==> design.v <==
`timescale 1ns / 1ps
module CPU(result,pc_value,r0_value,rf_we,instr,rst, clk);
input clk;
input rst;
input [15:0] instr;
output [15:0] result;
output [15:0] pc_value;
output [15:0] r0_value;
output rf_we;
wire [15:0] r0;
wire [15:0]out_ireg;
wire [3:0]out_idec_to_addrRdest;
wire [3:0]out_idec_to_addrRsrc;
wire [2:0]out_idec_to_alu_select;
wire [3:0]out_immHigh_idec;
wire out_wr_en_idec;
wire out_arith_mux_select0_idec;
wire out_arith_mux_select1_idec;
wire [15:0]out_arith_mux_to_alu_input;
wire [15:0] out_rfRsrc_to_arith_mux;
wire [15:0] out_imm_sign_extended_to_arith_mux;
wire [15:0] out_imm_zero_extended_to_arith_mux;
wire [15:0]out_rfRdest_to_alu;
wire [15:0] out_alu_to_mux;
wire C,V,N,Z;
wire [15:0] out_muxload;
wire select_mux_load;
wire select_mux_mov;
wire [15:0] out_left_shifted_to_muxload_in;
wire [15:0] out_ram_to_muxload_in;
wire ram_en;
wire [15:0]out_pc;
assign pc_value = out_pc;
assign r0_value = r0;
assign rf_we = out_wr_en_idec;
wire [2:0]select_mux_which_load;
wire [15:0] out_mov_mux;
wire [15:0] out_mux_to_rf;
assign result = out_mux_to_rf;
wire [15:0] out_shifter_to_select_mux_which_load;
wire [15:0] out_mux_to_shifter_in;
wire select_which_to_shift;
wire branch;
wire jump;
wire [15:0] bj_value;
wire select_br_or_jump;
wire [15:0] out_psr;
wire [15:0]input_psr;
assign input_psr[0] = C;
assign input_psr[1] = V;
assign input_psr[2] = N;
assign input_psr[3] = Z;
assign input_psr[15:4] = 12'b0;
inde dec(ram_en, select_br_or_jump, branch, jump, select_which_to_shift, select_mux_mov, select_mux_load,select_mux_which_load,out_immHigh_idec,out_idec_to_addrRdest, out_idec_to_addrRsrc, out_idec_to_alu_select, out_wr_en_idec,out_arith_mux_select1_idec, out_arith_mux_select0_idec, out_ireg, out_psr[3:0]);
reg16 inst_reg(rst, clk, instr, out_ireg);
reg16 psr(rst, clk, input_psr, out_psr);
multiplexer_4_1 arith_mux(out_arith_mux_to_alu_input, out_rfRsrc_to_arith_mux, out_imm_sign_extended_to_arith_mux, out_imm_zero_extended_to_arith_mux, 16'b0, out_arith_mux_select1_idec, out_arith_mux_select0_idec);
Sign_Ex_Test sign_extended(out_idec_to_addrRsrc, out_immHigh_idec, out_imm_sign_extended_to_arith_mux, out_left_shifted_to_muxload_in, out_imm_zero_extended_to_arith_mux);
ALU alu(out_alu_to_mux,C,V,N,Z,out_rfRdest_to_alu,out_arith_mux_to_alu_input,out_idec_to_alu_select);
reg_file	reg_file16(rst, clk, out_wr_en_idec, out_idec_to_addrRdest, out_idec_to_addrRsrc,out_idec_to_addrRdest, out_mux_to_rf,out_rfRdest_to_alu, out_rfRsrc_to_arith_mux, r0);
multiplexer_2_1 muxload(out_muxload, out_ram_to_muxload_in,out_left_shifted_to_muxload_in , select_mux_load);
multiplexer_8_1	which_to_load_wdat_mux(out_mux_to_rf, out_alu_to_mux, out_muxload, out_mov_mux, out_shifter_to_select_mux_which_load, out_pc, 16'b1111111111111111, 16'b1111111111111111, 16'b1111111111111111, select_mux_which_load);
multiplexer_2_1 mux_mov(out_mov_mux, out_rfRsrc_to_arith_mux,out_imm_zero_extended_to_arith_mux , select_mux_mov);
multiplexer_2_1 mux_which_shift(out_mux_to_shifter_in, out_rfRsrc_to_arith_mux,out_imm_sign_extended_to_arith_mux , select_which_to_shift);
shifter shift(out_shifter_to_select_mux_which_load, out_rfRdest_to_alu, out_mux_to_shifter_in);
PC pc(clk,rst, branch, jump,bj_value, out_pc);
multiplexer_2_1 mux_brach(bj_value, out_rfRsrc_to_arith_mux, out_imm_sign_extended_to_arith_mux , select_br_or_jump);
spblockram_data ram(clk, ram_en, out_idec_to_addrRsrc, out_rfRdest_to_alu, out_ram_to_muxload_in);
endmodule
module PC(clock,rst, branch, jump,bj_value, count);
	 input clock;
	 input branch;
	 input jump;
	 input rst;
	 input [15:0]bj_value;
	 reg [15:0] new_count;  
	 output [15:0] count;  
	assign count = new_count;
	 always @(posedge rst or posedge clock) begin
	 if(rst)
	 begin
	 new_count <= 0;
	 end
	 else if(branch)
	 begin
	 new_count <= new_count + bj_value;	 
	 end
	 else if(jump)
	 begin
	 new_count <= bj_value;
	 end
	 else
	 begin
	 new_count <= new_count + 16'd1;
	 end  
    end
	 endmodule
module inde(ram_en, select_br_or_jump, branch, jump, select_which_to_shift,select_mux_mov,select_mux_load,select_mux_which_load,immHigh, rdest, rsrc, alu_out, wr_en,arith_mux_select1, arith_mux_select0, instruction, out_psr);
input [15:0] instruction;
output reg [2:0] alu_out;
output reg arith_mux_select0;
output reg arith_mux_select1;
output reg wr_en;
output reg ram_en;
output reg select_mux_load;
output reg select_mux_mov;
output reg select_which_to_shift;
output reg select_br_or_jump;
input  [3:0]out_psr;
output [3:0] rdest;
output [3:0] rsrc;
output [3:0] immHigh;
output reg [2:0]select_mux_which_load;
output reg branch;
output reg jump;
wire [3:0] op;
wire [3:0] rdest;
wire [3:0] op_ex ;
wire [3:0] rsrc ;
wire [3:0] immLow ;
assign op     = instruction[15:12];
assign rdest  = instruction[11:8];
assign op_ex  = instruction[7:4];
assign rsrc   = instruction[3:0];
assign immLow = instruction[3:0];
assign immHigh = instruction[7:4];
always @(*)
begin
	branch<=1'b0;
	jump<=1'b0;
	wr_en<=1'b0;
	ram_en<=1'b0;
	select_mux_load<=1'b0;
	select_mux_mov<=1'b0;
	select_which_to_shift<=1'b0;
	select_br_or_jump<=1'b0;
	select_mux_which_load<=3'b000;
	arith_mux_select0<=1'b0;
	arith_mux_select1<=1'b0;
	alu_out<=3'b000;
	if(op == 4'b0000)
	begin
	branch<=1'b0;
	jump<=1'b0;
	if(op_ex == 4'b1101)
	begin
	wr_en <= 1;
	select_mux_which_load <= 3'b010;
	select_mux_mov<=0;	 
	end
	else if(op_ex == 4'b1011)
	begin
	wr_en <= 0;
	select_mux_which_load <= 3'b000;
	arith_mux_select0 <= 1'b0;				 
	arith_mux_select1 <= 1'b0;	
	alu_out <= 3'b100;	 
	end
	else
	begin
	wr_en <= 1;
	select_mux_which_load <= 3'b000;
	arith_mux_select0 <= 1'b0;				 
	arith_mux_select1 <= 1'b0;	
	case(op_ex)
				4'b0101:alu_out <= 3'b000;	 
				4'b1001:alu_out <= 3'b001;	 
				4'b0001:alu_out <= 3'b010;	 
				4'b0010:alu_out <= 3'b011;	 
				4'b0011:alu_out <= 3'b100;	 
	endcase
	end
	end
	else if(op == 4'b0100)
	begin
	if (op_ex==4'b0000)
	begin
	branch<=1'b0;
	jump<=1'b0;
	wr_en <= 1; 
	select_mux_which_load <= 3'b001;
	select_mux_load<=0;	 
	ram_en <= 0;
	end	
	else if(op_ex == 4'b0100)	 
	begin
	branch<=1'b0;
	jump<=1'b0;
	wr_en <= 0; 
	ram_en <= 1;
	end
	else if (op_ex==4'b1100)
	begin
	if(rdest == 4'b0000)	 
	begin
	if(out_psr[3] == 1'b1)
	begin
	branch<=1'b0;
	jump<=1'b1;
	select_br_or_jump <= 1'b0;
	end
	else
	begin
	branch<=1'b0;
	jump<=1'b0;
	end
	end
	else if(rdest == 4'b0001)	 
	begin
	if(out_psr[3] == 1'b1)
	begin
	branch<=1'b0;
	jump<=1'b0;
	end
	else
	begin		
	branch<=1'b0;
	jump<=1'b1;
	select_br_or_jump <= 1'b0;
	end
	end
	end
	else if(op_ex==4'b1000)
	begin
	select_mux_which_load <= 3'b100; 
	wr_en <= 1;
	select_br_or_jump <= 1'b0;	
	branch<=1'b0;
	jump<=1'b1;
	end
	end
	else if(op == 4'b1111)
	begin
	branch<=1'b0;
	jump<=1'b0;
	wr_en <= 1;
	select_mux_which_load <= 3'b001;
	select_mux_load<=1;  
	ram_en <= 0;
	end
	else if(op == 4'b1101)
	begin
	branch<=1'b0;
	jump<=1'b0;
	wr_en <= 1;
	select_mux_which_load <= 3'b010;
	select_mux_mov<=1;  
	end
	else if(op == 4'b1000)
	begin
	if (op_ex==4'b0100)
	begin
	branch<=1'b0;
	jump<=1'b0;
	wr_en <= 1; 
	select_mux_which_load <= 3'b011;
	select_which_to_shift <= 0;	 
	end	
	else if (op_ex==4'b0000)
	begin
	branch<=1'b0;
	jump<=1'b0;
	wr_en <= 1; 
	select_mux_which_load <= 3'b011;
	select_which_to_shift <= 1;	 
	end	
	else if (op_ex==4'b0001)
	begin
	branch<=1'b0;
	jump<=1'b0;
	wr_en <= 1; 
	select_mux_which_load <= 3'b011;
	select_which_to_shift <= 1;	 
	end	
	end
	else if(op == 4'b1100)	 
	begin 
	if(rdest == 4'b0000)	 
	begin
	if(out_psr[3] == 1'b1)
	begin
	wr_en<= 1'b0;
	select_br_or_jump <= 1'b1;
	branch<=1'b1;
	jump<=1'b0;
	end
	else
	begin
	branch<=1'b0;
	jump<=1'b0;
	end
	end
	else if(rdest == 4'b0001)	 
	begin
	if(out_psr[3] == 1'b1)
	begin
	branch<=1'b0;
	jump<=1'b0;
	end
	else
	begin		
	select_br_or_jump <= 1'b1;
	branch<=1'b1;
	jump<=1'b0;
	end
	end
	end
	else if(op == 4'b0101)
	begin
	branch<=1'b0;
	jump<=1'b0;
	select_mux_which_load <= 3'b000;
	wr_en <= 1;
	arith_mux_select0 <= 1'b1;					 
	arith_mux_select1 <= 1'b0;	
	alu_out <= 3'b000;	 
	end
	else if(op == 4'b1001)
	begin
	branch<=1'b0;
	jump<=1'b0;
	select_mux_which_load <= 3'b000;
	wr_en <= 1;
	arith_mux_select0 <= 1'b1;					 
	arith_mux_select1 <= 1'b0;	
	alu_out <= 3'b001;	 
	end
	else if(op == 4'b1011)
	begin
	branch<=1'b0;
	jump<=1'b0;
	select_mux_which_load <= 3'b000;
	wr_en <= 0;
	arith_mux_select0 <= 1'b1;					 
	arith_mux_select1 <= 1'b0;		
	alu_out <= 3'b100;	 
	end
	else if(op == 4'b0001)
	begin
	branch<=1'b0;
	jump<=1'b0;
	select_mux_which_load <= 3'b000;
	wr_en <= 1;
	arith_mux_select0 <= 1'b0;					 
	arith_mux_select1 <= 1'b1;					 
	alu_out <= 3'b010;	 
	end
	else if(op == 4'b0010)
	begin
	branch<=1'b0;
	jump<=1'b0;
	select_mux_which_load <= 3'b000;
	wr_en <= 1;
	arith_mux_select0 <= 1'b0;					 
	arith_mux_select1 <= 1'b1;	
	alu_out <= 3'b011;	 
	end
	else if(op == 4'b0011)
	begin
	branch<=1'b0;
	jump<=1'b0;
	select_mux_which_load <= 3'b000;
	wr_en <= 1;
	arith_mux_select0 <= 1'b0;					 
	arith_mux_select1 <= 1'b1;		
	alu_out <= 3'b100;	 
	end
end
endmodule
module shifter(shifted_result, shifting_value, amount_of_shift);
input [15:0]amount_of_shift;
input [15:0]shifting_value;
output reg [15:0]shifted_result;
wire [3:0]amount ;
assign amount = amount_of_shift[3:0];
always @ (amount_of_shift or shifting_value)
begin
if(amount_of_shift[4] == 0)
begin
shifted_result <= shifting_value << amount;
end
else
begin
shifted_result <= shifting_value >> amount;
end
end
endmodule
module Sign_Ex_Test(immLow, immHigh, imm_sign_extended,left_shifted_value,zero_extended_value);
   output [15:0] imm_sign_extended;  
	output [15:0] left_shifted_value;
	output [15:0] zero_extended_value;
   input [3:0] immLow ;
	input [3:0] immHigh;
	wire [7:0]a;
	assign a = {immHigh,immLow};
	assign imm_sign_extended ={{8{a[7]}}, a};
	assign left_shifted_value={a, 8'b00000000};
	assign zero_extended_value={8'b00000000, a};
endmodule
module ALU(Y,C,V,N,Z,A,B,Op);
    output [15:0] Y;
    output C;  
    output N;  
    output V;  
    output Z;  
    input [15:0] A;
    input [15:0] B;
    input [2:0] Op;
    wire  [15:0] 	 AS, And, Or, Xor, Not, Xnor;
    wire 	 s; 
    wire 	 Vas;
    wire 	 Cas;
   carry_select_adder_subtractor addsub(AS, Cas, Vas, A, B, Op[0]);       
   andop aluand(And, A, B);                                               
   orop aluor(Or, A, B);                                                  
   xorop aluxor(Xor, A, B);                                               
   notop alunot(Not, A);                                                  
   xnorop aluxnor(Xnor, A, B);                                            
multiplexer_8_1 muxy(Y, AS, AS, And, Or, Xor, Not, Xnor, 16'b0, Op);  
   nor(s, Op[1], Op[2]);    
   and(C, Cas, s);
   and(V, Vas, s);
   and(N, Y[15], s);        
   zero z(Z, Y);            
endmodule
module andop(Y, A, B);
   output [15:0] Y;   
   input [15:0]  A;   
   input [15:0]  B;   
   and(Y[0], A[0], B[0]);
   and(Y[1], A[1], B[1]);
   and(Y[2], A[2], B[2]);
   and(Y[3], A[3], B[3]);
   and(Y[4], A[4], B[4]);
   and(Y[5], A[5], B[5]);
   and(Y[6], A[6], B[6]);
   and(Y[7], A[7], B[7]);
   and(Y[8], A[8], B[8]);
   and(Y[9], A[9], B[9]);
   and(Y[10], A[10], B[10]);
   and(Y[11], A[11], B[11]);
   and(Y[12], A[12], B[12]);
   and(Y[13], A[13], B[13]);
   and(Y[14], A[14], B[14]);
   and(Y[15], A[15], B[15]);
endmodule
module orop(Y, A, B);
   output [15:0] Y;  
   input [15:0]  A;  
   input [15:0]  B;  
   or(Y[0], A[0], B[0]);
   or(Y[1], A[1], B[1]);
   or(Y[2], A[2], B[2]);
   or(Y[3], A[3], B[3]);
   or(Y[4], A[4], B[4]);
   or(Y[5], A[5], B[5]);
   or(Y[6], A[6], B[6]);
   or(Y[7], A[7], B[7]);
   or(Y[8], A[8], B[8]);
   or(Y[9], A[9], B[9]);
   or(Y[10], A[10], B[10]);
   or(Y[11], A[11], B[11]);
   or(Y[12], A[12], B[12]);
   or(Y[13], A[13], B[13]);
   or(Y[14], A[14], B[14]);
   or(Y[15], A[15], B[15]);
endmodule
module xorop(Y, A, B);
   output [15:0] Y;  
   input [15:0]  A;  
   input [15:0]  B;  
   xor(Y[0], A[0], B[0]);
   xor(Y[1], A[1], B[1]);
   xor(Y[2], A[2], B[2]);
   xor(Y[3], A[3], B[3]);
   xor(Y[4], A[4], B[4]);
   xor(Y[5], A[5], B[5]);
   xor(Y[6], A[6], B[6]);
   xor(Y[7], A[7], B[7]);
   xor(Y[8], A[8], B[8]);
   xor(Y[9], A[9], B[9]);
   xor(Y[10], A[10], B[10]);
   xor(Y[11], A[11], B[11]);
   xor(Y[12], A[12], B[12]);
   xor(Y[13], A[13], B[13]);
   xor(Y[14], A[14], B[14]);
   xor(Y[15], A[15], B[15]);
endmodule
module notop(Y, A);
   output [15:0] Y;  
   input [15:0]  A;  
   not(Y[0], A[0]);
   not(Y[1], A[1]);
   not(Y[2], A[2]);
   not(Y[3], A[3]);
   not(Y[4], A[4]);
   not(Y[5], A[5]);
   not(Y[6], A[6]);
   not(Y[7], A[7]);
   not(Y[8], A[8]);
   not(Y[9], A[9]);
   not(Y[10], A[10]);
   not(Y[11], A[11]);
   not(Y[12], A[12]);
   not(Y[13], A[13]);
   not(Y[14], A[14]);
   not(Y[15], A[15]);
endmodule
module xnorop(Y, A, B);
   output [15:0] Y;  
   input [15:0]  A;  
   input [15:0]  B;  
   xnor(Y[0], A[0], B[0]);
   xnor(Y[1], A[1], B[1]);
   xnor(Y[2], A[2], B[2]);
   xnor(Y[3], A[3], B[3]);
   xnor(Y[4], A[4], B[4]);
   xnor(Y[5], A[5], B[5]);
   xnor(Y[6], A[6], B[6]);
   xnor(Y[7], A[7], B[7]);
   xnor(Y[8], A[8], B[8]);
   xnor(Y[9], A[9], B[9]);
   xnor(Y[10], A[10], B[10]);
   xnor(Y[11], A[11], B[11]);
   xnor(Y[12], A[12], B[12]);
   xnor(Y[13], A[13], B[13]);
   xnor(Y[14], A[14], B[14]);
   xnor(Y[15], A[15], B[15]);
endmodule
module zero(Z, A);
   output Z;         
   input [15:0]  A;  
   wire [15:0] 	 Y;  
   xnor(Y[0], A[0], 1'b0);
   xnor(Y[1], A[1], 1'b0);
   xnor(Y[2], A[2], 1'b0);
   xnor(Y[3], A[3], 1'b0);
   xnor(Y[4], A[4], 1'b0);
   xnor(Y[5], A[5], 1'b0);
   xnor(Y[6], A[6], 1'b0);
   xnor(Y[7], A[7], 1'b0);
   xnor(Y[8], A[8], 1'b0);
   xnor(Y[9], A[9], 1'b0);
   xnor(Y[10], A[10], 1'b0);
   xnor(Y[11], A[11], 1'b0);
   xnor(Y[12], A[12], 1'b0);
   xnor(Y[13], A[13], 1'b0);
   xnor(Y[14], A[14], 1'b0);
   xnor(Y[15], A[15], 1'b0);
   and(Z, Y[0], Y[1], Y[2], Y[3], Y[4],
       Y[5], Y[6], Y[7], Y[8],
       Y[9], Y[10], Y[11], Y[12],
       Y[13], Y[14], Y[15]);
endmodule
module carry_select_adder_subtractor(S, C, V, A, B, Op);
   output [15:0] S;    
   output 	 C;    
   output 	 V;    
   input [15:0]  A;    
   input [15:0]  B;    
   input 	 Op;   
   wire 	 C15;  
   wire [15:0] 	 Bx;
   xor(Bx[0], B[0], Op);
   xor(Bx[1], B[1], Op);
   xor(Bx[2], B[2], Op);
   xor(Bx[3], B[3], Op);
   xor(Bx[4], B[4], Op);
   xor(Bx[5], B[5], Op);
   xor(Bx[6], B[6], Op);
   xor(Bx[7], B[7], Op);
   xor(Bx[8], B[8], Op);
   xor(Bx[9], B[9], Op);
   xor(Bx[10], B[10], Op);
   xor(Bx[11], B[11], Op);
   xor(Bx[12], B[12], Op);
   xor(Bx[13], B[13], Op);
   xor(Bx[14], B[14], Op);
   xor(Bx[15], B[15], Op);
   xor(C, C15, Op);             
   carry_select_adder csa(S, C15, V, A, Bx, Op);   
endmodule
module carry_select_adder(S, C, V, A, B, Cin);
   output [15:0] S;    
   output 	 C;    
   output 	 V;    
   input [15:0]  A;    
   input [15:0]  B;    
   input 	 Cin;  
   wire [3:0] 	S1_0;    
   wire [3:0] 	S1_1;    
   wire [3:0] 	S2_0;    
   wire [3:0] 	S2_1;    
   wire [3:0] 	S3_0;    
   wire [3:0] 	S3_1;    
   wire 	C1_0;    
   wire 	C1_1;    
   wire 	C2_0;    
   wire 	C2_1;    
   wire 	C3_0;    
   wire 	C3_1;    
   wire 	C0;      
   wire 	C1;      
   wire 	C2;      
   wire         V0;      
   wire 	V1_0;    
   wire 	V1_1;    
   wire 	V2_0;    
   wire 	V2_1;    
   wire 	V3_0;    
   wire 	V3_1;    
   ripple_carry_adder rc_nibble_0(S[3:0], C0, V0, A[3:0], B[3:0], Cin);               
   ripple_carry_adder rc_nibble_1_carry_0(S1_0, C1_0, V1_0, A[7:4], B[7:4], 1'b0);       
   ripple_carry_adder rc_nibble_1_carry_1(S1_1, C1_1, V1_1, A[7:4], B[7:4], 1'b1);       
   ripple_carry_adder rc_nibble_2_carry_0(S2_0, C2_0, V2_0, A[11:8], B[11:8], 1'b0);     
   ripple_carry_adder rc_nibble_2_carry_1(S2_1, C2_1, V2_1, A[11:8], B[11:8], 1'b1);     
   ripple_carry_adder rc_nibble_3_carry_0(S3_0, C3_0, V3_0, A[15:12], B[15:12], 1'b0);   
   ripple_carry_adder rc_nibble_3_carry_1(S3_1, C3_1, V3_1, A[15:12], B[15:12], 1'b1);   
   multiplexer_2_1 #(1) muxc1(C1, C1_0, C1_1, C0);  
   multiplexer_2_1 #(1) muxc2(C2, C2_0, C2_1, C1);  
   multiplexer_2_1 #(1) muxc(C, C3_0, C3_1, C2);    
   multiplexer_2_1 #(1) muxv(V, V3_0, V3_1, C2);    
   multiplexer_2_1 #(4) muxs1(S[7:4], S1_0, S1_1, C0);     
   multiplexer_2_1 #(4) muxs2(S[11:8], S2_0, S2_1, C1);    
   multiplexer_2_1 #(4) muxs3(S[15:12], S3_0, S3_1, C2);   
endmodule
module ripple_carry_adder(S, C, V, A, B, Cin);
   output [3:0] S;    
   output 	C;    
   output       V;    
   input [3:0] 	A;    
   input [3:0] 	B;    
   input 	Cin;  
   wire 	C0;  
   wire 	C1;  
   wire 	C2;  
   full_adder fa0(S[0], C0, A[0], B[0], Cin);     
   full_adder fa1(S[1], C1, A[1], B[1], C0);
   full_adder fa2(S[2], C2, A[2], B[2], C1);
   full_adder fa3(S[3], C, A[3], B[3], C2);     
   xor(V, C, C2);   
endmodule
module full_adder(S, Cout, A, B, Cin);
   output S;
   output Cout;
   input  A;
   input  B;
   input  Cin;
   wire   w1;
   wire   w2;
   wire   w3;
   wire   w4;
   xor(w1, A, B);
   xor(S, Cin, w1);
   and(w2, A, B);   
   and(w3, A, Cin);
   and(w4, B, Cin);   
   or(Cout, w2, w3, w4);
endmodule
module multiplexer_2_1(X, A0, A1,S);
   parameter WIDTH=16;      
   output [WIDTH-1:0] X;    
   input [WIDTH-1:0]  A1;   
   input [WIDTH-1:0]  A0;   
   input 	      S;   
   assign X = (S == 1'b0) ? A0 : A1;
endmodule
module multiplexer_4_1(X, A0, A1, A2, A3, S1, S0);
   parameter WIDTH=16;      
   output [WIDTH-1:0] X;    
   input [WIDTH-1:0]  A3;   
   input [WIDTH-1:0]  A2;   
   input [WIDTH-1:0]  A1;   
   input [WIDTH-1:0]  A0;   
   input 	      S0;   
   input 	      S1;   
   assign X = (S1 == 0 
	       ? (S0 == 0 
		  ? A0        
		  : A1)       
	       : (S0 == 0 
		  ? A2        
		  : A3));     
endmodule
module multiplexer_8_1(X, A0, A1, A2, A3, A4, A5, A6, A7, S);
   parameter WIDTH=16;      
   output [WIDTH-1:0] X;    
   input [WIDTH-1:0]  A7;   
   input [WIDTH-1:0]  A6;   
   input [WIDTH-1:0]  A5;   
   input [WIDTH-1:0]  A4;   
   input [WIDTH-1:0]  A3;   
   input [WIDTH-1:0]  A2;   
   input [WIDTH-1:0]  A1;   
   input [WIDTH-1:0]  A0;   
   input [2:0]	      S;   
   assign X = (S[2] == 0 
	       ? (S[1] == 0 
		  ? (S[0] == 0 
		     ? A0        
		     : A1)       
		  : (S[0] == 0 
		     ? A2        
		     : A3))      
	       : (S[1] == 0 
		  ? (S[0] == 0 
		     ? A4        
		     : A5)       
		  : (S[0] == 0 
		     ? A6        
		     : A7)));    
endmodule
module reg_file(rst, clk, wr_en, rd0_addr, rd1_addr,wr_addr, wr_data,rd0_data, rd1_data, r0);
			input rst;
            input clk;
            input wr_en;
            input [3:0] rd0_addr;
            input [3:0] rd1_addr;
            input [3:0] wr_addr;
            input [15:0] wr_data;
            output [15:0] rd0_data;
            output [15:0] rd1_data;
			output [15:0] r0;
    reg [15:0] mem [15:0];
    integer i;
	 assign rd0_data = mem[rd0_addr];
	assign rd1_data = mem[rd1_addr];
	assign r0 = mem[0];
    always @(posedge rst or posedge clk)
    begin
        if (rst) begin
            for (i=0; i<16; i=i+1)
                mem[i] <= 0;
        end
        else if (wr_en) begin
            mem[wr_addr] <= wr_data;
        end
    end
endmodule
module reg16 (reset, CLK, D, Q);
input reset;
input CLK;
input [15:0] D;
output [15:0] Q;
reg [15:0] Q;
always @(posedge reset or posedge CLK)
if (reset)
Q <= 0;
else
Q <= D;
endmodule
module spblockram_data (clk, we, a, di, dout);		 
input clk;
input we;
input [3:0] a;
input [15:0] di;
output [15:0] dout;
reg [15:0] RAM[15:0];
always @(posedge clk) begin
if (we == 1'b1)
RAM[a] <= di;
end
assign dout = RAM[a];
endmodule
==> run.sh <==
#!/bin/bash
# the make line also repeats each setting of config.mk as NAME=value (left out here)
make -C /OpenROAD-flow-scripts/flow DESIGN_CONFIG=/design/flow/config.mk WORK_HOME=/design/flow/orfs CLKGATE_MAP_FILE= finish
==> config.mk <==
export PLATFORM = sky130hd
export DESIGN_NAME = CPU
export DESIGN_NICKNAME = CPU
export VERILOG_FILES = /design/flow/design.v
export SDC_FILE = /design/flow/constraint.sdc
export NUM_CORES = 4
export LEC_CHECK = 0
export CAP_MARGIN = 0
export CELL_PAD_IN_SITES_DETAIL_PLACEMENT = 1
export CORE_ASPECT_RATIO = 1.48
export CORE_MARGIN = 2
export CORE_UTILIZATION = 49
export MIN_ROUTING_LAYER = met1
export PLACE_DENSITY_LB_ADDON = 0.17
export SETUP_SLACK_MARGIN = 2.01
export SLEW_MARGIN = 20
export TNS_END_PERCENT = 60
==> constraint.sdc <==
create_clock -name core_clock -period 6.96 [get_ports {clk}]
set_input_delay 1.3920 -clock core_clock [delete_from_list [all_inputs] [get_ports {clk}]]
set_output_delay 1.3920 -clock core_clock [all_outputs]
set_load 0.01 [all_outputs]
==> results.py, run 1 <==
# Auto-generated metrics
metrics = {
    "run_status": {
        "outcome": "finished with violations",
        "check.faults": "max-capacitance violations, max-slew violations, negative setup slack",
    },
    "critical_path": {
        "crit_required_ns": 5.57,
        "setup.worst_path.end": "result[15]",
        "path_depth": 21,
        "worstSetupEndpointType": "output port",
        "r2r_slack_ns": 0.43,
        "crit_buf_inv": 5,
        "path_cells": "buf_4 > o21a_1 > o22ai_1 > a21oi_1 > o31ai_1 > buf_4 > a21o_1 > inv_2 > xnor2_1 > ha_1 > inv_1 > nand2_1 > a2111oi_0 > a221o_1 > or3b_1 > a211oi_4 > nor4_4 > a211oi_4 > o2111ai_2 > nand2_4 > buf_6",
        "max_stage_delay_ns": 0.97,
        "cp.arrival_ns": 6.46,
        "r2r-end": "psr.Q[3]",
        "rr_worst_depth": 23,
        "worstSetupStartpoint": "inst_reg.Q[14]",
        "worstPathMaxFanout": 15,
        "critical_path_class": "reg2out",
        "slowest_stage": "a21oi_1",
        "crit_family": "AND-OR/OR-AND gates",
        "r2r_start": "inst_reg.Q[14]",
        "cp-start-kind": "flip-flop",
    },
    "finish": {
        "fin_util": 0.622,
        "fillers": 6622,
        "instances_no_fill": 4300,
        "nets": 3476,
        "area_growth_pct": 25.7,
    },
    "hold_path": {
        "hold_end": "reg_file16.mem[11][7]",
        "hold_class": "reg2reg",
        "hold_depth": 2,
        "min_from": "reg_file16.mem[11][7]",
    },
    "global_routing": {
        "grt_overflow_total": 0,
        "grt_pass1_wl_um": 235000,
        "grt_pass1_vias": 32516,
        "grtUsageTotal": 0.498,
        "grt_max_degree": 148,
        "antenna_found_initial": 9,
    },
    "yosys": {
        "ys_ff": 545,
        "synth-main-ff-cell": "dfrtp_1",
        "synth_top_cell_by_area": "edfxtp_1",
        "mux_area_frac": 0.0962,
        "edf_count": 256,
        "synth_cells": 3033,
        "adder_share": 0.0270,
        "synth.logic.top_family": "AND-OR/OR-AND gates",
        "synth_cell_types": 117,
        "yosys_cells": 3033,
        "yosysMostFrequentCell": "nand2_1",
        "synthArstFlopShare": 0.530,
        "netlist_area_mm2": 0.0317,
        "simple_gate_share": 0.148,
        "syn_nets": 3117,
        "area_leaders": "edfxtp_1, dfrtp_1, mux4_2",
        "synth.avg_cell_area_um2": 10.5,
        "top_cells_by_count": "nand2_1, dfrtp_1, o21ai_0",
        "synthAoiAreaFrac": 0.199,
        "ys_chip_area_mm2": 0.0317,
        "seq_area_frac_synth": 0.470,
        "synth_top_area_share": 0.242,
        "yosysWarnings": 7,
        "xor_area_frac": 0.0138,
    },
    "sta": {
        "slew_violations": 10,
        "setup-violations-final": 10,
        "finalHoldViolCount": 0,
        "hold_ws_ns": 0.531,
        "fmax_mhz": 127,
        "setup_ws_ns": -0.896,
        "period_needed_ns": 7.86,
        "relSlewSlack": -0.142,
        "rsz0062_at_grt": "yes",
        "skew_ns": 0.0636,
        "worst_pin_slew_ns": 1.70,
        "min_period_over_period": 1.13,
    },
    "power": {
        "power.share.sequential": 0.339,
        "power.net_switching_w": 0.00686,
        "p_clk_frac": 0.195,
        "pg_seq_w": 0.00539,
        "maxPowerGroup": "combinational cells",
        "swShare": 0.432,
        "clk-power_w": 0.00310,
        "p_int_w": 0.00903,
        "share_comb_of_total_power": 0.466,
        "power.density_mw_per_mm2": 398,
        "total_power_w": 0.0159,
        "p_leak_nw": 15.6,
        "ir_drop_v": 0.000260,
        "p_comb_w": 0.00741,
    },
    "floorplan": {
        "core_mm2": 0.0642,
        "die_h_um": 314,
        "die_w_um": 213,
        "fp-row-count": 113,
        "ioPinCount": 67,
        "dieArea_mm2": 0.0669,
        "initial_core_util": 0.494,
    },
    "route": {
        "drcViolationCount": 0,
        "drt-initial-drc-count": 4044,
        "via_per_inst": 7.27,
        "final_antenna_net_count": 0,
        "dr.pass1.iters": 7,
        "vias": 31249,
        "wirelength_um": 169000,
        "wire_per_inst_um": 39.3,
    },
    "job": {
        "maxCapViolCount": 2,
        "tool_warnings": 55,
    },
    "clock_network": {
        "cts_max_path_buffers": 3,
        "path_clk_slew_ns": 0.07,
        "cts_hold_buf": 0,
        "clk_latency_ns": 0.68,
        "cts.sinks": 545,
        "cts_tree": "yes",
        "cts_max_level": 2,
        "cts_buffers": 53,
        "cts-root-buf": "clkbuf_16",
    },
    "placed_design": {
        "port_buffers": 66,
        "place_hpwl_um": 115000,
        "place_congestion": 1.11,
        "dp_cells": 4097,
    },
}
[repair_timing]
action	CTS	global route
setup buffers	73	22
setup endpoints to repair	248	215
gates cloned	5	1
resized	387	145
pin swaps	85	50
[layer usage]
metal | GRT usage | up-vias | share of wire
li1 | - | 12159 | -
met1 | 0.518 | 15527 | 0.31
met2 | 0.782 | 2415 | 0.45
met3 | 0.148 | 1140 | 0.10
met4 | 0.506 | 8 | 0.13
met5 | 0 | - | 0.00028
[stage by stage]
stage	worst slack, ns	setup TNS [ns]	area [um2]
finish	-0.896	-5.59	39900
global route	-0.930	-6.63	39900
CTS	-0.582	-3.94	39000
detailed placement	-0.578	-4.24	35300
global placement	-0.465	-2.94	35300
floorplan	0.235	0	31900
[cell type report]
cell class	count	area [um2]	area share
diodes	3	7.51	0.000188
clock buffers	72	1430	0.0358
clock inverters	26	370	0.00928
inverters	73	285	0.00715
multi-input cells	2196	17000	0.426
flip-flops and latches	545	14900	0.374
well taps	862	1080	0.0270
repair buffers	523	4810	0.121
==> inputs of run 2 (changes only) <==
CAP_MARGIN = 20   (was 0)
CELL_PAD_IN_SITES_DETAIL_PLACEMENT = default   (was 1)
CORE_ASPECT_RATIO = default   (was 1.48)
MIN_ROUTING_LAYER = default   (was met1)
PLACE_DENSITY = 0.6   (was default)
PLACE_DENSITY_LB_ADDON = default   (was 0.17)
SETUP_SLACK_MARGIN = default   (was 2.01)
TNS_END_PERCENT = default   (was 60)
clock period = 5.26 ns   (was 6.96 ns; I/O delays follow)
==> results.py, run 2 <==
# Auto-generated metrics
metrics = {
    "yosys": {
        "syn_nets": 3117,
        "ys_chip_area_mm2": 0.0317,
        "yosysMostFrequentCell": "nand2_1",
        "synth.avg_cell_area_um2": 10.5,
        "yosys_cells": 3033,
        "adder_share": 0.0270,
        "synth_cell_types": 117,
        "netlist_area_mm2": 0.0317,
        "synth-main-ff-cell": "dfrtp_1",
        "mux_area_frac": 0.0962,
        "synth_top_cell_by_area": "edfxtp_1",
        "edf_count": 256,
        "synthArstFlopShare": 0.530,
        "simple_gate_share": 0.148,
        "synth_cells": 3033,
        "area_leaders": "edfxtp_1, dfrtp_1, mux4_2",
        "synth.logic.top_family": "AND-OR/OR-AND gates",
        "ys_ff": 545,
        "synth_top_area_share": 0.242,
        "xor_area_frac": 0.0138,
        "top_cells_by_count": "nand2_1, dfrtp_1, o21ai_0",
        "yosysWarnings": 7,
        "seq_area_frac_synth": 0.470,
        "synthAoiAreaFrac": 0.199,
    },
    "critical_path": {
        "critical_path_class": "reg2out",
        "cp-start-kind": "flip-flop",
        "r2r-end": "psr.Q[3]",
        "worstSetupEndpointType": "output port",
        "critPathMostFrequentCell": "buf_6",
        "rr_worst_depth": 26,
        "r2r_slack_ns": -0.60,
        "slowest_stage": "dfrtp_4",
        "r2r_start": "inst_reg.Q[1]",
        "worstSetupStartpoint": "inst_reg.Q[1]",
        "crit_family": "AND-OR/OR-AND gates",
        "max_stage_delay_ns": 0.49,
        "cp.arrival_ns": 6.00,
        "setup.worst_path.end": "result[15]",
        "crit_buf_inv": 6,
        "crit_required_ns": 4.21,
        "worstPathMaxFanout": 6,
        "path_depth": 25,
    },
    "global_routing": {
        "antenna_found_initial": 8,
        "grt_pass1_wl_um": 212000,
        "grt_pass1_vias": 30003,
        "grtUsageTotal": 0.439,
        "grt_max_degree": 93,
        "grt_overflow_total": 0,
    },
    "sta": {
        "skew_ns": 0.0804,
        "fmax_mhz": 142,
        "finalHoldViolCount": 0,
        "rsz0062_at_grt": "yes",
        "worst_pin_slew_ns": 1.18,
        "min_period_over_period": 1.34,
        "relSlewSlack": 0.213,
        "setup-violations-final": 162,
        "period_needed_ns": 7.05,
        "slew_violations": 0,
        "setup_ws_ns": -1.79,
    },
    "power": {
        "p_clk_frac": 0.205,
        "clk-power_w": 0.00438,
        "p_int_w": 0.0128,
        "swShare": 0.398,
        "share_comb_of_total_power": 0.478,
        "power.share.sequential": 0.317,
        "power.density_mw_per_mm2": 508,
        "ir_drop_v": 0.000482,
        "p_leak_nw": 17.1,
        "power.net_switching_w": 0.00848,
        "p_comb_w": 0.0102,
        "pg_seq_w": 0.00675,
        "maxPowerGroup": "combinational cells",
    },
    "clock_network": {
        "cts_buffers": 58,
        "path_clk_slew_ns": 0.06,
        "cts_hold_buf": 0,
        "clk_latency_ns": 0.67,
        "cts_max_level": 2,
        "cts_max_path_buffers": 3,
        "cts-root-buf": "clkbuf_16",
        "cts_tree": "yes",
        "cts.sinks": 545,
    },
    "floorplan": {
        "initial_core_util": 0.494,
        "dieArea_mm2": 0.0668,
        "core_mm2": 0.0642,
        "ioPinCount": 67,
        "die_h_um": 258,
        "fp-row-count": 93,
        "die_w_um": 258,
    },
    "route": {
        "route.top_layer_used": "met5",
        "dr.pass1.iters": 9,
        "via_per_inst": 6.67,
        "drt-initial-drc-count": 4213,
        "wl_met1_um": 56500,
        "drcViolationCount": 0,
        "wirelength_um": 148000,
        "wl_met3_um": 18500,
        "vias": 30761,
        "wl_met2_um": 62900,
        "final_antenna_net_count": 0,
        "wire_per_inst_um": 32.1,
    },
    "job": {
        "maxCapViolCount": 0,
        "tool_warnings": 48,
    },
    "hold_path": {
        "hold_end": "reg_file16.mem[14][5]",
        "hold_depth": 2,
        "hold_class": "reg2reg",
        "min_from": "reg_file16.mem[14][5]",
    },
    "finish": {
        "instances_no_fill": 4610,
        "nets": 3789,
        "final_area_mm2": 0.0419,
        "area_growth_pct": 32.2,
        "fillers": 5035,
        "flop_area_mm2": 0.0149,
        "comb_area_mm2": 0.0165,
    },
    "run_status": {
        "check.faults": "negative setup slack",
        "outcome": "finished with violations",
    },
    "placed_design": {
        "placed_cell_area_mm2": 0.0379,
        "place_hpwl_um": 105000,
        "port_buffers": 66,
        "place_congestion": 1.05,
        "dp_cells": 4423,
    },
}
[run 2: layout make-up]
class | count | area share
multi-input combinational | 2195 | 0.394
sequential | 545 | 0.356
timing repair buffer | 832 | 0.169
clock buffer | 74 | 0.0372
tap | 855 | 0.0255
clock inverter | 34 | 0.0109
inverter | 73 | 0.00689
antenna | 2 | 0.000119
[run 2: layer usage]
layer | vias up | GRT usage
met1 | 15176 | 0.579
li1 | 12820 | -
met4 | 10 | 0.235
met2 | 2195 | 0.645
met5 | - | 0
met3 | 560 | 0.142
[run 2: metrics by stage]
step                      setup TNS, ns  setup WS (ns)   util  total power (W)  hold WS (ns)
after floorplan                  -14.88          -1.12      -           0.0107         0.454
after global placement           -71.46          -1.60  0.590           0.0152         0.482
after detailed placement         -79.15          -1.63  0.591           0.0154         0.491
after CTS                        -43.48          -1.68  0.647           0.0206         0.505
after global routing             -75.48          -1.91  0.653           0.0221         0.529
final                            -56.21          -1.79  0.653           0.0213         0.510
[run 2: what timing repair did]
item                                    in CTS  in global routing
buffers inserted                            73                 14
endpoints found under the setup margin     203                207
gates cloned                                 1                  1
gates resized                              342                106
pin swaps                                   92                 38
==> inputs of run 3 (changes only) <==
CORE_UTILIZATION = 50   (was 49)
CTS_CLUSTER_SIZE = 57   (was default)
HOLD_SLACK_MARGIN = 0.25   (was default)
PLACE_DENSITY = default   (was 0.6)
SETUP_SLACK_MARGIN = -0.67   (was default)
SLEW_MARGIN = 0   (was 20)
TNS_END_PERCENT = 95   (was default)
clock period = 7.16 ns   (was 5.26 ns; I/O delays follow)
==> results.py, run 3 <==
# Auto-generated metrics
metrics = {
    "run_status": {
        "outcome": "finished with violations",
        "check.faults": "negative setup slack",
    },
    "power": {
        "swShare": 0.408,
        "maxPowerGroup": "combinational cells",
        "power.share.sequential": 0.377,
        "p_comb_w": 0.00539,
        "pg_seq_w": 0.00513,
        "p_clk_frac": 0.227,
        "ir_drop_v": 0.000267,
        "p_leak_nw": 14.5,
        "power.density_mw_per_mm2": 367,
        "power.net_switching_w": 0.00555,
        "p_int_w": 0.00806,
        "clk-power_w": 0.00309,
        "share_comb_of_total_power": 0.396,
    },
    "global_routing": {
        "grt_pass1_wl_um": 197000,
        "grt_pass1_vias": 27204,
        "grt_max_degree": 136,
        "grtUsageTotal": 0.413,
        "antenna_found_initial": 10,
        "grt_overflow_total": 0,
    },
    "route": {
        "wire_per_inst_um": 33.0,
        "dr.pass1.iters": 6,
        "final_antenna_net_count": 0,
        "drt-initial-drc-count": 4232,
        "vias": 28441,
        "wirelength_um": 137000,
        "via_per_inst": 6.85,
        "drcViolationCount": 0,
    },
    "finish": {
        "comb_area_mm2": 0.0156,
        "area_growth_pct": 16.9,
        "nets": 3344,
        "flop_area_mm2": 0.0149,
        "fillers": 5362,
    },
    "clock_network": {
        "cts_buffers": 58,
        "path_clk_slew_ns": 0.07,
        "cts-root-buf": "clkbuf_16",
        "cts_tree": "yes",
        "cts_max_path_buffers": 3,
        "cts_max_level": 2,
        "clk_latency_ns": 0.66,
        "cts.sinks": 545,
    },
    "floorplan": {
        "die_w_um": 256,
        "dieArea_mm2": 0.0655,
        "core_mm2": 0.0630,
        "die_h_um": 256,
        "ioPinCount": 67,
        "initial_core_util": 0.504,
        "fp-row-count": 92,
    },
    "sta": {
        "min_period_over_period": 1.08,
        "worst_pin_slew_ns": 1.13,
        "skew_ns": 0.0591,
        "fin_tns_setup_ns": -6.50,
        "period_needed_ns": 7.74,
        "slew_violations": 0,
        "setup-violations-final": 16,
        "finalHoldViolCount": 0,
        "relSlewSlack": 0.245,
        "setup_ws_ns": -0.582,
        "fmax_mhz": 129,
        "rsz0062_at_grt": "yes",
    },
    "job": {
        "maxCapViolCount": 0,
        "tool_warnings": 50,
    },
    "yosys": {
        "yosysWarnings": 7,
        "ys_ff": 545,
        "synth-main-ff-cell": "dfrtp_1",
        "simple_gate_share": 0.148,
        "seq_area_frac_synth": 0.470,
        "synth.avg_cell_area_um2": 10.5,
        "synth_top_cell_by_area": "edfxtp_1",
        "synth_cell_types": 117,
        "netlist_area_mm2": 0.0317,
        "top_cells_by_count": "nand2_1, dfrtp_1, o21ai_0",
        "synthAoiAreaFrac": 0.199,
        "syn_nets": 3117,
        "edf_count": 256,
        "xor_area_frac": 0.0138,
        "synth.logic.top_family": "AND-OR/OR-AND gates",
        "ys_chip_area_mm2": 0.0317,
        "area_leaders": "edfxtp_1, dfrtp_1, mux4_2",
        "synth_cells": 3033,
        "yosys_cells": 3033,
        "adder_share": 0.0270,
        "synthArstFlopShare": 0.530,
        "synth_top_area_share": 0.242,
        "yosysMostFrequentCell": "nand2_1",
        "mux_area_frac": 0.0962,
    },
    "critical_path": {
        "rr_worst_depth": 22,
        "max_stage_delay_ns": 0.47,
        "crit_buf_inv": 8,
        "setup.worst_path.end": "result[9]",
        "slowest_stage": "clkdlybuf4s50_1",
        "r2r_slack_ns": 1.07,
        "cp.arrival_ns": 6.31,
        "cp-start-kind": "flip-flop",
        "crit_required_ns": 5.73,
        "worstSetupStartpoint": "inst_reg.Q[0]",
        "crit_family": "AND-OR/OR-AND gates",
        "worstPathMaxFanout": 33,
        "path_depth": 24,
        "r2r-end": "pc.new_count[15]",
        "worstSetupEndpointType": "output port",
        "path_cells": "buf_12 > buf_6 > or2_1 > a21oi_1 > a2111o_1 > o31ai_2 > buf_4 > nor2_1 > a21oi_1 > xnor2_1 > inv_1 > ha_1 > a21oi_4 > o2111ai_4 > nand3_4 > buf_4 > a211oi_1 > a21oi_1 > mux2i_1 > nand3_1 > a31oi_2 > buf_4 > inv_1 > clkdlybuf4s50_1",
        "critical_path_class": "reg2out",
        "r2r_start": "inst_reg.Q[8]",
    },
    "placed_design": {
        "place_hpwl_um": 97800,
        "dp_slack_ns": -0.370,
        "place_congestion": 1.03,
        "port_buffers": 66,
    },
    "hold_path": {
        "hold_depth": 2,
        "min_from": "reg_file16.mem[14][9]",
        "hold_end": "reg_file16.mem[14][9]",
        "hold_class": "reg2reg",
    },
}
-- run 3: layout make-up --
class / instances / share of cell area
Antenna cell: 3 / 0.000202
Clock buffer: 81 / 0.0439
Clock inverter: 21 / 0.00830
Inverter: 73 / 0.00749
Multi-Input combinational cell: 2195 / 0.422
Sequential cell: 545 / 0.403
Tap cell: 846 / 0.0285
Timing Repair Buffer: 387 / 0.0873
-- run 3: per-layer routing --
metal  up-vias  global-route usage  part of all wire
met5         -                   0           0.00032
met4         6               0.194             0.057
met3       406               0.124              0.12
met2      1942               0.599              0.42
met1     14207               0.569              0.40
li1      11880                   -                 -
-- run 3: what timing repair did --
item                       4_1_cts  5_1_grt
setup buffers                    8        5
hold buffers                     0        0
gates resized                   20       20
cloned                           0        0
setup endpoints to repair       10       10
pin swaps                        4       12
-- run 3: stage by stage --
stage	hold WS, ns	power [W]	instances	instance area, um2	util
floorplan	0.454	0.00776	3033	31700	-
global placement	0.477	0.0102	4025	34700	0.551
detailed placement	0.498	0.0103	4032	34800	0.553
CTS	0.513	0.0134	4141	36900	0.586
global route	0.537	0.0142	4148	37100	0.589
finish	0.515	0.0136	4151	37100	0.589
==> inputs of run 4 (changes only) <==
CORE_UTILIZATION = 59   (was 50)
HOLD_SLACK_MARGIN = default   (was 0.25)
TNS_END_PERCENT = 5   (was 95)
==> results.py, run 4 <==
# Auto-generated metrics
metrics = {
    "clock_network": {
        "cts_max_level": 2,
        "cts-root-buf": "clkbuf_16",
        "path_clk_slew_ns": 0.07,
        "cts.sinks": 545,
        "cts_max_path_buffers": 3,
        "cts_buffers": 57,
        "cts_hold_buf": 0,
        "clk_latency_ns": 0.70,
        "cts_tree": "yes",
    },
    "yosys": {
        "ys_ff": 545,
        "xor_area_frac": 0.0138,
        "adder_share": 0.0270,
        "ys_chip_area_mm2": 0.0317,
        "syn_nets": 3117,
        "synthArstFlopShare": 0.530,
        "synth_cells": 3033,
        "synth_top_area_share": 0.242,
        "yosys_cells": 3033,
        "yosysWarnings": 7,
        "netlist_area_mm2": 0.0317,
        "area_leaders": "edfxtp_1, dfrtp_1, mux4_2",
        "seq_area_frac_synth": 0.470,
        "synth_cell_types": 117,
        "synth-main-ff-cell": "dfrtp_1",
        "synthAoiAreaFrac": 0.199,
        "synth.logic.top_family": "AND-OR/OR-AND gates",
        "mux_area_frac": 0.0962,
        "synth_top_cell_by_area": "edfxtp_1",
        "top_cells_by_count": "nand2_1, dfrtp_1, o21ai_0",
        "synth.avg_cell_area_um2": 10.5,
        "yosysMostFrequentCell": "nand2_1",
        "edf_count": 256,
        "simple_gate_share": 0.148,
    },
    "critical_path": {
        "worstSetupStartpoint": "inst_reg.Q[2]",
        "setup.worst_path.end": "result[11]",
        "worstPathMaxFanout": 17,
        "worstSetupEndpointType": "output port",
        "r2r_start": "inst_reg.Q[2]",
        "crit_buf_inv": 3,
        "cp.arrival_ns": 6.51,
        "crit_required_ns": 5.73,
        "path_cells": "or3b_2 > a21boi_1 > nor4_4 > a31oi_1 > mux2_2 > o21ai_0 > fa_2 > fa_2 > fa_2 > nor2_2 > a21oi_2 > a21oi_2 > nand3_4 > a2111oi_4 > buf_4 > nor4_4 > and3_1 > nor3_2 > o31a_1 > inv_1 > clkdlybuf4s50_1",
        "slowest_stage": "dfrtp_4",
        "r2r-end": "psr.Q[3]",
        "r2r_slack_ns": 1.19,
        "path_depth": 21,
        "critical_path_class": "reg2out",
        "max_stage_delay_ns": 0.58,
        "cp-start-kind": "flip-flop",
        "critPathMostFrequentCell": "fa_2",
        "rr_worst_depth": 21,
        "crit_family": "AND-OR/OR-AND gates",
    },
    "power": {
        "power.share.sequential": 0.371,
        "ir_drop_v": 0.000319,
        "p_leak_nw": 14.4,
        "share_comb_of_total_power": 0.402,
        "swShare": 0.419,
        "p_clk_frac": 0.227,
        "maxPowerGroup": "combinational cells",
        "p_int_w": 0.00797,
        "power.density_mw_per_mm2": 373,
        "power.net_switching_w": 0.00575,
        "p_comb_w": 0.00552,
        "clk-power_w": 0.00311,
        "pg_seq_w": 0.00509,
    },
    "global_routing": {
        "grtUsageTotal": 0.499,
        "grt_pass1_vias": 28351,
        "antenna_found_initial": 13,
        "grt_max_degree": 169,
        "grt_pass1_wl_um": 200000,
        "grt_overflow_total": 0,
    },
    "finish": {
        "nets": 3330,
        "final_area_mm2": 0.0368,
        "flop_area_mm2": 0.0149,
        "fin_util": 0.697,
        "instances_no_fill": 3989,
        "area_growth_pct": 16.1,
        "fillers": 3731,
        "comb_area_mm2": 0.0156,
    },
    "sta": {
        "setup_ws_ns": -0.781,
        "period_needed_ns": 7.94,
        "finalHoldViolCount": 0,
        "relSlewSlack": 0.240,
        "skew_ns": 0.0359,
        "fmax_mhz": 126,
        "min_period_over_period": 1.11,
        "rsz0062_at_grt": "yes",
        "setup-violations-final": 16,
        "fin_tns_setup_ns": -8.69,
        "slew_violations": 0,
        "worst_pin_slew_ns": 1.14,
    },
    "placed_design": {
        "dp_slack_ns": -0.520,
        "dp_cells": 3858,
        "place_congestion": 1.13,
        "placed_cell_area_mm2": 0.0345,
        "place_hpwl_um": 97000,
        "port_buffers": 66,
    },
    "route": {
        "via_per_inst": 7.54,
        "drt-initial-drc-count": 5770,
        "dr.pass1.iters": 28,
        "wirelength_um": 141000,
        "final_antenna_net_count": 0,
        "vias": 30070,
        "drcViolationCount": 0,
        "wire_per_inst_um": 35.4,
    },
    "hold_path": {
        "hold_depth": 2,
        "hold_end": "reg_file16.mem[4][11]",
        "hold_class": "reg2reg",
        "min_from": "reg_file16.mem[4][11]",
    },
    "floorplan": {
        "fp-row-count": 84,
        "ioPinCount": 67,
        "core_mm2": 0.0529,
        "initial_core_util": 0.600,
        "die_w_um": 236,
        "dieArea_mm2": 0.0557,
        "die_h_um": 236,
    },
    "job": {
        "tool_warnings": 51,
        "maxCapViolCount": 0,
    },
    "run_status": {
        "outcome": "finished with violations",
        "check.faults": "negative setup slack",
    },
}
run 4: what timing repair did:
action,4_1_cts,5_1_grt
setup endpoints to repair,10,10
gates cloned,0,0
pin swaps,10,7
endpoints found under the hold margin,0,0
resized,23,11
buffers inserted,5,1
run 4: metal layers:
| layer | share of wire | vias up | track usage | wire length (um) |
|---|---|---|---|---|
| met3 | 0.17 | 900 | 0.240 | 24200 |
| met1 | 0.34 | 14333 | 0.627 | 47900 |
| met2 | 0.40 | 2937 | 0.683 | 56400 |
| li1 | - | 11886 | - | - |
| met5 | 0.00087 | - | 0.00693 | 123 |
| met4 | 0.088 | 14 | 0.329 | 12500 |
run 4: cell type report:
cell class	count	share of cell area
antenna	8	0.000544
clock buffer	73	0.0418
clock inverter	33	0.0104
inverter	73	0.00754
multi-input combinational	2195	0.424
sequential	545	0.406
tap	688	0.0234
timing repair buffer	374	0.0869
run 4: through the flow:
| stage | hold WS, ns | power (W) |
|---|---|---|
| final | 0.508 | 0.0137 |
| after global routing | 0.535 | 0.0141 |
| after CTS | 0.508 | 0.0133 |
| after detailed placement | 0.494 | 0.0102 |
| after global placement | 0.469 | 0.00994 |
| after floorplan | 0.454 | 0.00776 |
==> inputs of run 5 (changes only) <==
CAP_MARGIN = 0   (was 20)
CORE_ASPECT_RATIO = 0.56   (was default)
CORE_MARGIN = 6   (was 2)
CORE_UTILIZATION = 40   (was 59)
CTS_CLUSTER_SIZE = default   (was 57)
GPL_TIMING_DRIVEN = 0   (was default)
PLACE_DENSITY = 0.6   (was default)
SETUP_SLACK_MARGIN = default   (was -0.67)
SLEW_MARGIN = 20   (was 0)
TNS_END_PERCENT = default   (was 5)
clock period = 9.0 ns   (was 7.16 ns; I/O delays follow)
==> results.py, run 5 <==
# Auto-generated metrics
metrics = {
    "floorplan": {
        "die_w_um": 388,
        "die_h_um": 223,
        "dieArea_mm2": 0.0865,
        "core_mm2": 0.0777,
        "initial_core_util": 0.408,
        "fp-row-count": 76,
        "ioPinCount": 67,
    },
    "route": {
        "dr.pass1.iters": 6,
        "final_antenna_net_count": 0,
        "vias": 29662,
        "drt-initial-drc-count": 5112,
        "wire_per_inst_um": 41.3,
        "wirelength_um": 178000,
        "via_per_inst": 6.88,
        "drcViolationCount": 0,
    },
    "critical_path": {
        "crit_family": "buffers and inverters",
        "r2r_slack_ns": 2.09,
        "max_stage_delay_ns": 1.02,
        "worstSetupStartpoint": "inst_reg.Q[9]",
        "setup.worst_path.end": "result[10]",
        "critical_path_class": "reg2out",
        "crit_required_ns": 7.20,
        "cp-start-kind": "flip-flop",
        "worstSetupEndpointType": "output port",
        "worstPathMaxFanout": 20,
        "rr_worst_depth": 24,
        "crit_buf_inv": 7,
        "r2r_start": "inst_reg.Q[8]",
        "path_depth": 17,
        "slowest_stage": "clkbuf_1",
        "cp.arrival_ns": 7.33,
        "path_cells": "buf_6 > buf_6 > nor2_4 > clkbuf_1 > nand3_1 > a21oi_1 > o32a_2 > inv_1 > o211a_1 > a21oi_1 > nand2_1 > a221o_1 > a21oi_2 > inv_2 > buf_2 > o21ai_0 > clkdlybuf4s50_1",
        "r2r-end": "pc.new_count[15]",
    },
    "sta": {
        "period_needed_ns": 9.13,
        "rsz0062_at_grt": "no",
        "worst_pin_slew_ns": 1.34,
        "fmax_mhz": 109,
        "finalHoldViolCount": 0,
        "relSlewSlack": 0.110,
        "setup_ws_ns": -0.133,
        "slew_violations": 0,
        "min_period_over_period": 1.01,
        "setup-violations-final": 3,
        "skew_ns": 0.0346,
    },
    "power": {
        "p_comb_w": 0.00484,
        "clk-power_w": 0.00243,
        "power.density_mw_per_mm2": 303,
        "pg_seq_w": 0.00416,
        "p_leak_nw": 14.3,
        "share_comb_of_total_power": 0.423,
        "ir_drop_v": 0.000235,
        "p_clk_frac": 0.212,
        "power.share.sequential": 0.364,
        "total_power_w": 0.0114,
        "swShare": 0.444,
        "maxPowerGroup": "combinational cells",
        "p_int_w": 0.00636,
        "power.net_switching_w": 0.00507,
    },
    "clock_network": {
        "cts-root-buf": "clkbuf_16",
        "clk_latency_ns": 0.67,
        "cts_max_path_buffers": 3,
        "cts_buffers": 51,
        "path_clk_slew_ns": 0.07,
        "cts_hold_buf": 0,
        "cts_max_level": 2,
        "cts.sinks": 545,
        "cts_tree": "yes",
    },
    "yosys": {
        "syn_nets": 3117,
        "yosysMostFrequentCell": "nand2_1",
        "adder_share": 0.0270,
        "synth_top_cell_by_area": "edfxtp_1",
        "synth.logic.top_family": "AND-OR/OR-AND gates",
        "synth_cell_types": 117,
        "top_cells_by_count": "nand2_1, dfrtp_1, o21ai_0",
        "seq_area_frac_synth": 0.470,
        "synth-main-ff-cell": "dfrtp_1",
        "synthArstFlopShare": 0.530,
        "area_leaders": "edfxtp_1, dfrtp_1, mux4_2",
        "ys_ff": 545,
        "synth_cells": 3033,
        "yosysWarnings": 7,
        "ys_chip_area_mm2": 0.0317,
        "mux_area_frac": 0.0962,
        "synth_top_area_share": 0.242,
        "synth.avg_cell_area_um2": 10.5,
        "synthAoiAreaFrac": 0.199,
        "edf_count": 256,
        "yosys_cells": 3033,
        "xor_area_frac": 0.0138,
        "netlist_area_mm2": 0.0317,
        "simple_gate_share": 0.148,
    },
    "run_status": {
        "outcome": "finished with violations",
        "check.faults": "negative setup slack",
    },
    "global_routing": {
        "grt_max_degree": 34,
        "grtUsageTotal": 0.396,
        "grt_overflow_total": 0,
        "grt_pass1_wl_um": 238000,
        "grt_pass1_vias": 26724,
        "antenna_found_initial": 16,
    },
    "placed_design": {
        "place_congestion": 1.07,
        "placed_cell_area_mm2": 0.0346,
        "port_buffers": 66,
        "dp_cells": 4183,
        "place_hpwl_um": 138000,
        "dp_slack_ns": -1.96,
    },
    "finish": {
        "instances_no_fill": 4309,
        "fin_util": 0.486,
        "fillers": 7286,
        "area_growth_pct": 18.9,
        "final_area_mm2": 0.0377,
        "nets": 3292,
    },
    "hold_path": {
        "hold_depth": 2,
        "min_from": "reg_file16.mem[11][5]",
        "hold_class": "reg2reg",
        "hold_end": "reg_file16.mem[11][5]",
    },
    "job": {
        "maxCapViolCount": 0,
        "tool_warnings": 45,
    },
}
-- run 5: per-layer routing --
layer	wire length [um]	share of wire	GRT usage	up-vias
li1	-	-	-	11812
met3	33100	0.19	0.242	316
met4	4460	0.025	0.0720	8
met2	58100	0.33	0.439	2374
met5	68	0.00038	0	-
met1	82300	0.46	0.626	15152
-- run 5: stage by stage --
stage / TNS [ns] / hold slack, ns
after CTS: 0 / 0.516
after global placement: -122.45 / 0.491
after detailed placement: -19.12 / 0.501
after floorplan: 0 / 0.454
final: -0.182 / 0.524
after global routing: 0 / 0.536
-- run 5: cell type report --
class / instances / area, um2 / share of cell area
flip-flops and latches: 545 / 14900 / 0.395
inverters: 73 / 282 / 0.00746
diodes: 8 / 20.0 / 0.000531
clock buffers: 61 / 1350 / 0.0359
repair buffers: 133 / 1600 / 0.0424
multi-input cells: 2196 / 16300 / 0.433
well taps: 1053 / 1320 / 0.0349
plain buffers: 208 / 1450 / 0.0385
clock inverters: 32 / 462 / 0.0122
-- run 5: what timing repair did --
action,4_1_cts,5_1_grt
pin swaps,23,22
buffers inserted,31,5
cloned,1,0
gates resized,200,49
setup endpoints to repair,16,12
==> inputs of run 6 (changes only) <==
ABC_AREA = 0   (was default)
CAP_MARGIN = 35   (was 0)
CORE_ASPECT_RATIO = 1.31   (was 0.56)
CORE_MARGIN = 2   (was 6)
CORE_UTILIZATION = 27   (was 40)
GPL_ROUTABILITY_DRIVEN = 0   (was default)
MAX_ROUTING_LAYER = met5   (was default)
PLACE_DENSITY = default   (was 0.6)
PLACE_DENSITY_LB_ADDON = 0.17   (was default)
SETUP_SLACK_MARGIN = 0.55   (was default)
SLEW_MARGIN = 35   (was 20)
TNS_END_PERCENT = 100   (was default)
clock period = 7.38 ns   (was 9.0 ns; I/O delays follow)
==> results.py, run 6 <==
# Auto-generated metrics
metrics = {
    "critical_path": {
        "critPathMostFrequentCell": "fa_2",
        "rr_worst_depth": 30,
        "r2r_start": "inst_reg.Q[1]",
        "r2r-end": "psr.Q[3]",
        "worstPathMaxFanout": 5,
        "worstSetupEndpointType": "output port",
        "crit_required_ns": 5.90,
        "critical_path_class": "reg2out",
        "r2r_slack_ns": 0.33,
        "path_depth": 22,
        "max_stage_delay_ns": 0.46,
        "crit_family": "AND-OR/OR-AND gates",
        "cp-start-kind": "flip-flop",
        "slowest_stage": "dfrtp_2",
        "worstSetupStartpoint": "inst_reg.Q[1]",
        "cp.arrival_ns": 6.45,
        "crit_buf_inv": 4,
        "setup.worst_path.end": "result[15]",
        "path_cells": "buf_6 > nand2b_1 > o32ai_2 > nor4_4 > a31oi_4 > mux2i_4 > xnor2_2 > fa_2 > fa_2 > fa_2 > a21oi_4 > o2111ai_4 > nand3_4 > a2111oi_4 > buf_4 > a2111oi_4 > nor4_2 > a211oi_4 > o2111ai_4 > buf_8 > nand2_2 > buf_6",
    },
    "global_routing": {
        "grtUsageTotal": 0.271,
        "grt_pass1_vias": 28641,
        "grt_pass1_wl_um": 228000,
        "grt_max_degree": 27,
        "antenna_found_initial": 17,
        "grt_overflow_total": 0,
    },
    "placed_design": {
        "place_hpwl_um": 118000,
        "placed_cell_area_mm2": 0.0355,
        "port_buffers": 66,
    },
    "sta": {
        "period_needed_ns": 7.92,
        "setup_ws_ns": -0.544,
        "rsz0062_at_grt": "yes",
        "setup-violations-final": 11,
        "min_period_over_period": 1.07,
        "fmax_mhz": 126,
        "relSlewSlack": 0.309,
        "skew_ns": 0.0453,
        "finalHoldViolCount": 0,
        "slew_violations": 0,
        "fin_tns_setup_ns": -3.67,
        "hold_ws_ns": 0.508,
        "worst_pin_slew_ns": 1.03,
    },
    "yosys": {
        "ys_chip_area_mm2": 0.0317,
        "synth_top_area_share": 0.242,
        "synthArstFlopShare": 0.530,
        "ys_ff": 545,
        "synthAoiAreaFrac": 0.199,
        "top_cells_by_count": "nand2_1, dfrtp_1, o21ai_0",
        "adder_share": 0.0270,
        "edf_count": 256,
        "synth.logic.top_family": "AND-OR/OR-AND gates",
        "synth_cell_types": 117,
        "netlist_area_mm2": 0.0317,
        "synth-main-ff-cell": "dfrtp_1",
        "synth_cells": 3033,
        "synth_top_cell_by_area": "edfxtp_1",
        "simple_gate_share": 0.148,
        "xor_area_frac": 0.0138,
        "yosysWarnings": 7,
        "syn_nets": 3117,
        "synth.avg_cell_area_um2": 10.5,
        "yosysMostFrequentCell": "nand2_1",
        "seq_area_frac_synth": 0.470,
        "yosys_cells": 3033,
        "mux_area_frac": 0.0962,
        "area_leaders": "edfxtp_1, dfrtp_1, mux4_2",
    },
    "run_status": {
        "outcome": "finished with violations",
        "check.faults": "negative setup slack",
    },
    "clock_network": {
        "cts-root-buf": "clkbuf_16",
        "cts_buffers": 61,
        "cts.sinks": 545,
        "cts_tree": "yes",
        "cts_max_path_buffers": 3,
        "clk_latency_ns": 0.69,
        "path_clk_slew_ns": 0.07,
        "cts_max_level": 2,
    },
    "floorplan": {
        "die_h_um": 396,
        "ioPinCount": 67,
        "fp-row-count": 143,
        "initial_core_util": 0.273,
        "dieArea_mm2": 0.120,
        "core_mm2": 0.116,
        "die_w_um": 304,
    },
    "power": {
        "p_comb_w": 0.00632,
        "power.net_switching_w": 0.00623,
        "pg_seq_w": 0.00515,
        "clk-power_w": 0.00329,
        "p_clk_frac": 0.223,
        "power.share.sequential": 0.349,
        "p_leak_nw": 15.6,
        "share_comb_of_total_power": 0.428,
        "power.density_mw_per_mm2": 360,
        "ir_drop_v": 0.000219,
        "maxPowerGroup": "combinational cells",
        "p_int_w": 0.00853,
        "swShare": 0.422,
    },
    "route": {
        "vias": 29573,
        "via_per_inst": 5.96,
        "wire_per_inst_um": 33.8,
        "drt-initial-drc-count": 3415,
        "dr.pass1.iters": 7,
        "drcViolationCount": 0,
        "wirelength_um": 167000,
        "final_antenna_net_count": 0,
    },
    "hold_path": {
        "hold_end": "reg_file16.mem[1][7]",
        "min_from": "reg_file16.mem[1][7]",
        "hold_depth": 2,
        "hold_class": "reg2reg",
    },
    "finish": {
        "final_area_mm2": 0.0411,
        "nets": 3462,
        "area_growth_pct": 29.4,
    },
    "job": {
        "maxCapViolCount": 0,
        "tool_warnings": 47,
    },
}
## run 6: repair_timing
item	in CTS	in global routing
pin swaps	69	37
endpoints found under the hold margin	0	0
hold buffers	0	0
cloned	4	3
buffers inserted	123	47
setup endpoints to repair	196	20
resized	399	139
## run 6: through the flow
step / std cells / total power (W) / setup WS, ns / util
after global routing: 4953 / 0.0153 / -0.648 / 0.353
final: 4961 / 0.0148 / -0.544 / 0.353
after floorplan: 3033 / 0.00756 / 0.552 / -
after CTS: 4902 / 0.0142 / -0.490 / 0.345
after global placement: 4621 / 0.00989 / -3.07 / 0.296
after detailed placement: 4659 / 0.00999 / -2.17 / 0.305
## run 6: cell type report
type / count / area [um2]
tap: 1522 / 1900
timing repair buffer: 277 / 2850
fill: 11762 / 75200
multi-input combinational: 2200 / 16900
clock inverter: 36 / 464
buffer: 220 / 1930
sequential: 545 / 14900
clock buffer: 80 / 1730
antenna: 8 / 20.0
inverter: 73 / 299
## run 6: layer usage
layer | up-vias | GRT usage | routed length [um]
li1 | 12197 | - | -
met1 | 14636 | 0.312 | 59500
met2 | 1920 | 0.421 | 74600
met3 | 806 | 0.0781 | 16100
met4 | 14 | 0.209 | 17200
met5 | - | 0.000821 | 79
Power figures rest on the tool's default switching activity, not on a simulated workload.
